// axi_to_apb_bridge
module axi_to_apb_bridge (
    input  logic        clk,
    input  logic        rst_n,
    input  logic [31:0] awaddr,
    input  logic        awvalid,
    output logic        awready,
    input  logic [31:0] wdata,
    input  logic        wvalid,
    output logic        wready,
    output logic        bvalid,
    input  logic        bready,
    output logic        PSEL,
    output logic        PENABLE,
    output logic        PWRITE,
    output logic [31:0] PADDR,
    output logic [31:0] PWDATA
);
make LEC_CHECK=0 CAP_MARGIN=30 CORE_MARGIN=2 CORE_UTILIZATION=61 CTS_CLUSTER_DIAMETER=305 CTS_CLUSTER_SIZE=98 GPL_ROUTABILITY_DRIVEN=0 MAX_ROUTING_LAYER=met5 MIN_ROUTING_LAYER=met1 SLEW_MARGIN=10 TNS_END_PERCENT=20 finish   # period 4.02 ns
run.sh (not shown) runs the stock make flow with config.mk's settings and CLKGATE_MAP_FILE=.
The starting point ran to the end with no violations.
Rerun with:
==> flow/config.mk (replaced) <==
export PLATFORM = sky130hd
export DESIGN_NAME = axi_to_apb_bridge
export DESIGN_NICKNAME = axi_to_apb_bridge
export VERILOG_FILES = /design/flow/design.v
export SDC_FILE = /design/flow/constraint.sdc
export NUM_CORES = 4
export LEC_CHECK = 0
export CAP_MARGIN = 20
export CORE_MARGIN = 2
export CORE_UTILIZATION = 40
export SLEW_MARGIN = 20
==> flow/constraint.sdc (replaced) <==
create_clock -name core_clock -period 5.0 [get_ports {clk}]
set_input_delay 1.0000 -clock core_clock [delete_from_list [all_inputs] [get_ports {clk}]]
set_output_delay 1.0000 -clock core_clock [all_outputs]
set_load 0.01 [all_outputs]
Outcome:
- design area goes up by 0.70%
- core utilization came out lower by 28 points
- power drops by 20%
- wire length fell by about 0.64%
- cell count rises by about 9%
- clock-buffer cell count goes down by 3
- non-clock buffer count came out lower by 1
Rerun with:
--- a/flow/config.mk
+++ b/flow/config.mk
@@ -10 +10,2 @@
-export CORE_UTILIZATION = 40
+export CORE_UTILIZATION = 66
+export CTS_CLUSTER_SIZE = 42
==> flow/constraint.sdc (replaced) <==
create_clock -name core_clock -period 1.88 [get_ports {clk}]
set_input_delay 0.3760 -clock core_clock [delete_from_list [all_inputs] [get_ports {clk}]]
set_output_delay 0.3760 -clock core_clock [all_outputs]
set_load 0.01 [all_outputs]
Outcome: With this change the flow died in global routing (5_1_grt). Synthesized cell count stays the same. Die size decreases by about 40%. Synthesized area stays the same.
Rerun with:
--- a/flow/config.mk
+++ b/flow/config.mk
@@ -10,2 +10,2 @@
-export CORE_UTILIZATION = 66
-export CTS_CLUSTER_SIZE = 42
+export CORE_UTILIZATION = 67
+export CTS_CLUSTER_SIZE = 37
==> flow/constraint.sdc (replaced) <==
create_clock -name core_clock -period 1.81 [get_ports {clk}]
set_input_delay 0.3620 -clock core_clock [delete_from_list [all_inputs] [get_ports {clk}]]
set_output_delay 0.3620 -clock core_clock [all_outputs]
set_load 0.01 [all_outputs]
Result: With this change the flow failed in clock tree synthesis (4_1_cts); die area decreases slightly; synthesized area does not change; synthesized cell count does not change.
Rerun with:
--- a/flow/config.mk
+++ b/flow/config.mk
@@ -10,2 +10 @@
-export CORE_UTILIZATION = 67
-export CTS_CLUSTER_SIZE = 37
+export CORE_UTILIZATION = 58
==> flow/constraint.sdc (replaced) <==
create_clock -name core_clock -period 2.18 [get_ports {clk}]
set_input_delay 0.4360 -clock core_clock [delete_from_list [all_inputs] [get_ports {clk}]]
set_output_delay 0.4360 -clock core_clock [all_outputs]
set_load 0.01 [all_outputs]
After rerunning:
- The new run finished clean
- synthesized cell count is unchanged
- area after synthesis does not change
- die area came out higher by 15%
Rerun with:
--- a/flow/config.mk
+++ b/flow/config.mk
@@ -10 +10,3 @@
-export CORE_UTILIZATION = 58
+export CORE_UTILIZATION = 66
+export CTS_CLUSTER_SIZE = 37
+export SETUP_SLACK_MARGIN = -0.16
==> flow/constraint.sdc (replaced) <==
create_clock -name core_clock -period 1.81 [get_ports {clk}]
set_input_delay 0.3620 -clock core_clock [delete_from_list [all_inputs] [get_ports {clk}]]
set_output_delay 0.3620 -clock core_clock [all_outputs]
set_load 0.01 [all_outputs]
This time the run aborted during global routing (5_1_grt) (DPL-0038).
Synthesized cell count is unchanged.
Area after synthesis does not change.
Die size falls by roughly a tenth.
Power figures rest on the tool's default switching activity, not on a simulated workload.
